==> run P: inputs <==
Design accel_display, start of the top module:
module accel_display(
	input 		          		clk,         
	input 		          		reset_n,
	input 		     [1:0]		SW,
	input 		          		data_update,
	input 		     [15:0]		data_x,
	input 		     [15:0]		data_y,
	output		     [7:0]		HEX0,
	output		     [7:0]		HEX1,
	output		     [7:0]		HEX2,
	output		     [7:0]		HEX3,
	output		reg  [3:0]		VGA_B,
	output		reg  [3:0]		VGA_G,
	output		reg          	VGA_HS,
	output		reg  [3:0]		VGA_R,
	output		reg          	VGA_VS
);
clock: 20.0 ns
lec_check: 0
abc_area: 1
cap_margin: 20
cell_pad_in_sites_global_placement: 3
core_margin: 2
core_utilization: 40
gpl_routability_driven: 0
hold_slack_margin: -0.06
min_routing_layer: met2
place_density_lb_addon: 0.28
setup_slack_margin: 1.95
slew_margin: 20
run.sh (not shown) runs the stock make flow with config.mk's settings and CLKGATE_MAP_FILE=.
==> inputs of run H, as changes to run P <==
CELL_PAD_IN_SITES_GLOBAL_PLACEMENT = default   (was 3)
CORE_UTILIZATION = 70   (was 40)
CTS_CLUSTER_SIZE = 57   (was default)
GPL_ROUTABILITY_DRIVEN = default   (was 0)
HOLD_SLACK_MARGIN = 0.24   (was -0.06)
MIN_ROUTING_LAYER = default   (was met2)
PLACE_DENSITY = 0.6   (was default)
PLACE_DENSITY_LB_ADDON = default   (was 0.28)
SETUP_SLACK_MARGIN = 2.6   (was 1.95)
==> flow/constraint.sdc (replaced) <==
create_clock -name core_clock -period 10.1 [get_ports {clk}]
set_input_delay 2.0200 -clock core_clock [delete_from_list [all_inputs] [get_ports {clk}]]
set_output_delay 2.0200 -clock core_clock [all_outputs]
set_load 0.01 [all_outputs]
==> inputs of run F, as changes to run P <==
ABC_AREA = default   (was 1)
PLACE_DENSITY_LB_ADDON = 0.27   (was 0.28)
SETUP_SLACK_MARGIN = default   (was 1.95)
==> Table 3: Implementation characteristics <==
Physical implementation characteristics

Parameter                              Value

Run status
  Last step reached .................. 5_1_grt
  Run status .................. stopped before the end
  First error in the log .................. [ERROR GRT-0232] Routing congestion too high. Check the congestion heatmap in the GUI.

Logic synthesis
  Number of instances in the synthesized netlist .................. between 4000 and 5000
  Top cells by area, synth .................. dfxtp_1, fa_1, nor2_1
  Simple logic cell fraction of the synthesized area .................. 20.6%
  Synthesized area per cell .................. between 7 and 8 um^2

CTS
  Post-CTS setup repair buffer count .................. 195

Placed design
  DP Wirelength .................. roughly 53 mm
That was run H.
==> Table 3: Implementation characteristics <==
Physical design parameters

Parameter                              Value

Run status
  Run status .................. no timing/DRC/antenna violations

Logic synthesis
  Simple logic cell fraction of the synthesized area .................. a little under an eighth
  Top cells by area, synth .................. dfxtp_1, fa_1, mux2i_1
  Number of instances in the synthesized netlist .................. between 3000 and 4000

Placed design
  DP Wirelength .................. ~54 mm

CTS
  Post-CTS setup repair buffer count .................. 0

Detailed routing
  Vias per std cell .................. around 6.8
  Highest metal layer used by the detailed router .................. met5

Setup path
  Startpoint of the lowest-slack register-to-register path .................. y_axis.shiftreg[1]
That was run F.
==> Table 3: Implementation characteristics <==
Physical design parameters

Parameter                              Value

Logic synthesis
  Synthesized area per cell .................. around 8 um^2
  Top cells by area, synth .................. dfxtp_1, fa_1, nor2_1
  Simple logic cell fraction of the synthesized area .................. about a fifth
  Number of instances in the synthesized netlist .................. between 4000 and 5000

CTS
  Post-CTS setup repair buffer count .................. 0

Final layout
  Clkbuf count .................. ~100

Placed design
  DP Wirelength .................. 58.4 mm

Setup path
  CP required .................. between 15 and 20 ns

Run status
  Run status .................. no timing/DRC/antenna violations
That was run P.

* * *

==> inputs of 01-28 <==
Starting RTL as in the previous note.
Settings: LEC_CHECK=0, ABC_AREA=1, CAP_MARGIN=20, CORE_MARGIN=2, CORE_UTILIZATION=71, CTS_CLUSTER_DIAMETER=238, CTS_CLUSTER_SIZE=15, HOLD_SLACK_MARGIN=0.29, PLACE_DENSITY=0.6, SETUP_SLACK_MARGIN=2.55, SLEW_MARGIN=20; clock period 9.77 ns.
==> inputs of 01-18, as changes to 01-28 <==
- ABC_AREA: 1 -> default
- CORE_UTILIZATION: 71 -> 61
- CTS_CLUSTER_DIAMETER: 238 -> default
- CTS_CLUSTER_SIZE: 15 -> default
- HOLD_SLACK_MARGIN: 0.29 -> default
- PLACE_DENSITY: 0.6 -> default
- SETUP_SLACK_MARGIN: 2.55 -> 3.63
==> flow/constraint.sdc (replaced) <==
create_clock -name core_clock -period 13.1 [get_ports {clk}]
set_input_delay 2.6200 -clock core_clock [delete_from_list [all_inputs] [get_ports {clk}]]
set_output_delay 2.6200 -clock core_clock [all_outputs]
set_load 0.01 [all_outputs]
==> inputs of 02-24, as changes to 01-28 <==
- ABC_AREA: 1 -> default
- CORE_UTILIZATION: 71 -> 35
- CTS_CLUSTER_DIAMETER: 238 -> default
- CTS_CLUSTER_SIZE: 15 -> default
- HOLD_SLACK_MARGIN: 0.29 -> default
- SETUP_SLACK_MARGIN: 2.55 -> default
==> flow/constraint.sdc (replaced) <==
create_clock -name core_clock -period 24.7 [get_ports {clk}]
set_input_delay 4.9400 -clock core_clock [delete_from_list [all_inputs] [get_ports {clk}]]
set_output_delay 4.9400 -clock core_clock [all_outputs]
set_load 0.01 [all_outputs]
==> comparison <==
- 02-24 completed with no timing, DRC or antenna violations. 01-28 ended with an error in global routing (GRT-0232). 01-18 went through all stages and came out clean.
- Against 02-24, the clock-buffer cell count of 01-18 is lower by 9.
- Sequential cell count is the same in 01-18 and 02-24.
- Setup slack: 02-24 is better than 01-18 (6300 ps).
- In 02-24 the synthesized cell count is smaller than in 01-28, by 20%.

* * *

==> violet: inputs <==
Starting RTL as in the previous note.
Design accel_display, start of the top module:
module accel_display(
	input 		          		clk,         
	input 		          		reset_n,
	input 		     [1:0]		SW,
	input 		          		data_update,
	input 		     [15:0]		data_x,
	input 		     [15:0]		data_y,
	output		     [7:0]		HEX0,
	output		     [7:0]		HEX1,
	output		     [7:0]		HEX2,
	output		     [7:0]		HEX3,
	output		reg  [3:0]		VGA_B,
	output		reg  [3:0]		VGA_G,
	output		reg          	VGA_HS,
	output		reg  [3:0]		VGA_R,
	output		reg          	VGA_VS
);
export LEC_CHECK = 0
export ABC_AREA = 0
export CAP_MARGIN = 30
export CELL_PAD_IN_SITES_DETAIL_PLACEMENT = 2
export CELL_PAD_IN_SITES_GLOBAL_PLACEMENT = 0
export CORE_ASPECT_RATIO = 1.19
export CORE_MARGIN = 3
export CORE_UTILIZATION = 26
export CTS_CLUSTER_SIZE = 96
export GPL_ROUTABILITY_DRIVEN = 1
export GPL_TIMING_DRIVEN = 0
export HOLD_SLACK_MARGIN = 0.08
export MAX_ROUTING_LAYER = met5
export PLACE_DENSITY_LB_ADDON = 0.08
export SETUP_SLACK_MARGIN = -1.12
export SLEW_MARGIN = 15
export TNS_END_PERCENT = 40
create_clock -name core_clock -period 13.5 [get_ports {clk}]
==> fjord (differences from violet) <==
- ABC_AREA: 0 -> unset
- CELL_PAD_IN_SITES_DETAIL_PLACEMENT: 2 -> unset
- HOLD_SLACK_MARGIN: 0.08 -> unset
- MAX_ROUTING_LAYER: met5 -> met4
- PLACE_DENSITY_LB_ADDON: 0.08 -> 0.11
- TNS_END_PERCENT: 40 -> 35
==> flow/constraint.sdc (replaced) <==
create_clock -name core_clock -period 17.7 [get_ports {clk}]
set_input_delay 3.5400 -clock core_clock [delete_from_list [all_inputs] [get_ports {clk}]]
set_output_delay 3.5400 -clock core_clock [all_outputs]
set_load 0.01 [all_outputs]
==> willow (differences from violet) <==
- ABC_AREA: 0 -> unset
- CAP_MARGIN: 30 -> 20
- CELL_PAD_IN_SITES_DETAIL_PLACEMENT: 2 -> unset
- CELL_PAD_IN_SITES_GLOBAL_PLACEMENT: 0 -> unset
- CORE_ASPECT_RATIO: 1.19 -> unset
- CORE_MARGIN: 3 -> 2
- CORE_UTILIZATION: 26 -> 40
- CTS_CLUSTER_SIZE: 96 -> unset
- GPL_ROUTABILITY_DRIVEN: 1 -> unset
- GPL_TIMING_DRIVEN: 0 -> unset
- HOLD_SLACK_MARGIN: 0.08 -> unset
- MAX_ROUTING_LAYER: met5 -> unset
- PLACE_DENSITY: unset -> 0.6
- PLACE_DENSITY_LB_ADDON: 0.08 -> unset
- SETUP_SLACK_MARGIN: -1.12 -> unset
- SLEW_MARGIN: 15 -> 20
- TNS_END_PERCENT: 40 -> unset
==> flow/constraint.sdc (replaced) <==
create_clock -name core_clock -period 11.1 [get_ports {clk}]
set_input_delay 2.2200 -clock core_clock [delete_from_list [all_inputs] [get_ports {clk}]]
set_output_delay 2.2200 -clock core_clock [all_outputs]
set_load 0.01 [all_outputs]
==> qor summary <==
metric	violet	fjord	willow
Outcome	failed layout checks	complete, no violations	complete, no violations
Reasons for failing layout checks	setup timing	-	-
Sequential cell fraction of total power	41.3%	43.8%	44.3%
Delay of the slowest cell on the worst path	0.53 ns	0.59 ns	0.47 ns
Total CTS buffers	66	61	60
Worst clock skew on the final layout	0.0338 ns	0.0247 ns	0.0221 ns
Overall die height	404 um	404 um	298 um
Critical-path top delay cell	clkdlybuf4s50_1	clkdlybuf4s50_1	or4b_4
Post-route core utilization	30.6%	30.2%	48.6%
Largest net degree at the start of global routing	13	17	211
Tightest Pin Transition	1.02 ns	1.01 ns	1.09 ns
Post-route clock period utilization	101%	85.6%	99.2%
Chip width	340 um	340 um	298 um
Number of OpenROAD warnings	51	51	60
Arrival time at the worst endpoint	10.93 ns	11.61 ns	8.79 ns
Sequential fraction of total cell area	26.4%	26.7%	25.6%
Number of global-route vias before repair	28600	25200	24200
Final layout net count	4285	4260	4357
DRC marker count from the first detailed-route iteration	716	1011	1208
Routability-driven placement congestion ratio	0.797	0.827	0.819
End point of the worst hold path	VGA_HS$_DFF_P_	VGA_VS$_DFF_P_	VGA_VS$_DFF_P_
Crit path DRT	10.80 ns	14.16 ns	8.88 ns
Final Setup Violations	14	0	0
Floorplan core density	26.3%	26.3%	40.5%
Power figures rest on the tool's default switching activity, not on a simulated workload.
